==> quartz: inputs <==
==> flow/design.v (excerpt) <==
module alu_top(CLK, OP1, OP2, OPRN, OUT, ZERO);
	input CLK;
	input [31:0] OP1;
	input [31:0] OP2;
	input [5:0] OPRN;
	output [31:0] OUT;
	output ZERO;
	reg [31:0] op1_q, op2_q;
	reg [5:0] oprn_q;
	reg [31:0] out_q;
	reg zero_q;
	wire [31:0] alu_out;
	wire alu_zero;
	ALU alu_inst(alu_out, alu_zero, op1_q, op2_q, oprn_q);
	always @(posedge CLK) begin
		op1_q <= OP1;
		op2_q <= OP2;
		oprn_q <= OPRN;
		out_q <= alu_out;
		zero_q <= alu_zero;
	end
	assign OUT = out_q;
	assign ZERO = zero_q;
endmodule
clock: 17.1 ns
lec_check: 0
cap_margin: 20
core_margin: 2
core_utilization: 68
cts_cluster_diameter: 373
cts_cluster_size: 100
hold_slack_margin: 0.3
place_density: 0.42
setup_slack_margin: -1.67
slew_margin: 20
tns_end_percent: 20
run.sh (not shown) runs the stock make flow with config.mk's settings and CLKGATE_MAP_FILE=.
==> inputs of violet, as changes to quartz <==
CORE_UTILIZATION = 70   (was 68)
CTS_CLUSTER_DIAMETER = not set   (was 373)
CTS_CLUSTER_SIZE = 83   (was 100)
HOLD_SLACK_MARGIN = not set   (was 0.3)
PLACE_DENSITY = not set   (was 0.42)
PLACE_DENSITY_LB_ADDON = 0.06   (was not set)
SETUP_SLACK_MARGIN = not set   (was -1.67)
TNS_END_PERCENT = 5   (was 20)
==> flow/constraint.sdc (replaced) <==
create_clock -name core_clock -period 27.7 [get_ports {CLK}]
set_input_delay 5.5400 -clock core_clock [delete_from_list [all_inputs] [get_ports {CLK}]]
set_output_delay 5.5400 -clock core_clock [all_outputs]
set_load 0.01 [all_outputs]
==> inputs of garnet, as changes to quartz <==
CORE_UTILIZATION = 65   (was 68)
CTS_CLUSTER_DIAMETER = not set   (was 373)
CTS_CLUSTER_SIZE = not set   (was 100)
HOLD_SLACK_MARGIN = not set   (was 0.3)
PLACE_DENSITY = not set   (was 0.42)
SETUP_SLACK_MARGIN = -2.0   (was -1.67)
TNS_END_PERCENT = not set   (was 20)
==> flow/constraint.sdc (replaced) <==
create_clock -name core_clock -period 28.2 [get_ports {CLK}]
set_input_delay 5.6400 -clock core_clock [delete_from_list [all_inputs] [get_ports {CLK}]]
set_output_delay 5.6400 -clock core_clock [all_outputs]
set_load 0.01 [all_outputs]
==> summary of the runs <==
Synthesized cell count is the same in garnet and violet. quartz never finished: it broke off in global routing with GRT-0116. violet did not get past global routing. garnet produced a layout that fails on negative setup slack. In garnet the die size is larger than in quartz, by about 4.5%. Area after synthesis is the same in garnet and quartz.


==> 01-25 <==
alu_top again, from the RTL that the note above started with.
clock: 27.7 ns
lec_check: 0
cap_margin: 20
core_margin: 2
core_utilization: 70
place_density_lb_addon: 0.25
slew_margin: 20
tns_end_percent: 5
==> 10-15: changes against 01-25 <==
--- a/flow/config.mk
+++ b/flow/config.mk
@@ -6,8 +6,8 @@
 export NUM_CORES = 4
 export LEC_CHECK = 0
+export ABC_AREA = 1
 export CAP_MARGIN = 20
 export CORE_MARGIN = 2
-export CORE_UTILIZATION = 70
-export PLACE_DENSITY_LB_ADDON = 0.25
+export CORE_UTILIZATION = 56
+export CTS_CLUSTER_DIAMETER = 241
 export SLEW_MARGIN = 20
-export TNS_END_PERCENT = 5
==> flow/constraint.sdc (replaced) <==
create_clock -name core_clock -period 21.7 [get_ports {CLK}]
set_input_delay 4.3400 -clock core_clock [delete_from_list [all_inputs] [get_ports {CLK}]]
set_output_delay 4.3400 -clock core_clock [all_outputs]
set_load 0.01 [all_outputs]
==> 09-04: changes against 01-25 <==
--- a/flow/config.mk
+++ b/flow/config.mk
@@ -8,6 +8,5 @@
 export CAP_MARGIN = 20
 export CORE_MARGIN = 2
-export CORE_UTILIZATION = 70
-export PLACE_DENSITY_LB_ADDON = 0.25
+export CORE_UTILIZATION = 61
 export SLEW_MARGIN = 20
 export TNS_END_PERCENT = 5
==> results <==
09-04 reached the layout checks and failed them: setup timing. 01-25 aborted during global routing. 10-15 ran to the end with violations: setup timing. Cell count: 09-04 is lower than 10-15 (about 20%). In 09-04 the sequential share of layout area is higher than in 10-15, by 0.38 points. Of 10-15 and 09-04, 09-04 has the higher clock skew (gap 0.0029 ns). Against 10-15, the hold slack of 09-04 is higher by 0.21 ns. Between 10-15 and 01-25, the lower synthesized area is in 01-25 (gap about 2.7%, measured against 01-25).
==> figures <==
item	09-04	10-15	01-25
Floorplan Nets	3,249	3,857	3,249
Max Clock Freq	33.1 MHz	35.8 MHz	-
Number of clock buffers in the layout	9	9	-
CTS tree	done	done	-
Run status	finished with violations	finished with violations	aborted with a tool error
Failing step	-	-	global routing
Reasons for failing layout checks	setup timing	setup timing	-
Cell with the most instances on the worst path	sky130_fd_sc_hd__fa_2	sky130_fd_sc_hd__fa_2	-
Pre-CTS setup slack	-2.75 ns	-7.23 ns	-2.75 ns
Hold path start	op2_q[18]	op2_q[21]	-
Count of warning messages emitted by the tools	37	36	-
Placeable core region	37,700 um2	42,000 um2	32,700 um2
Inverter count of the layout excluding clock inverters	174	279	-
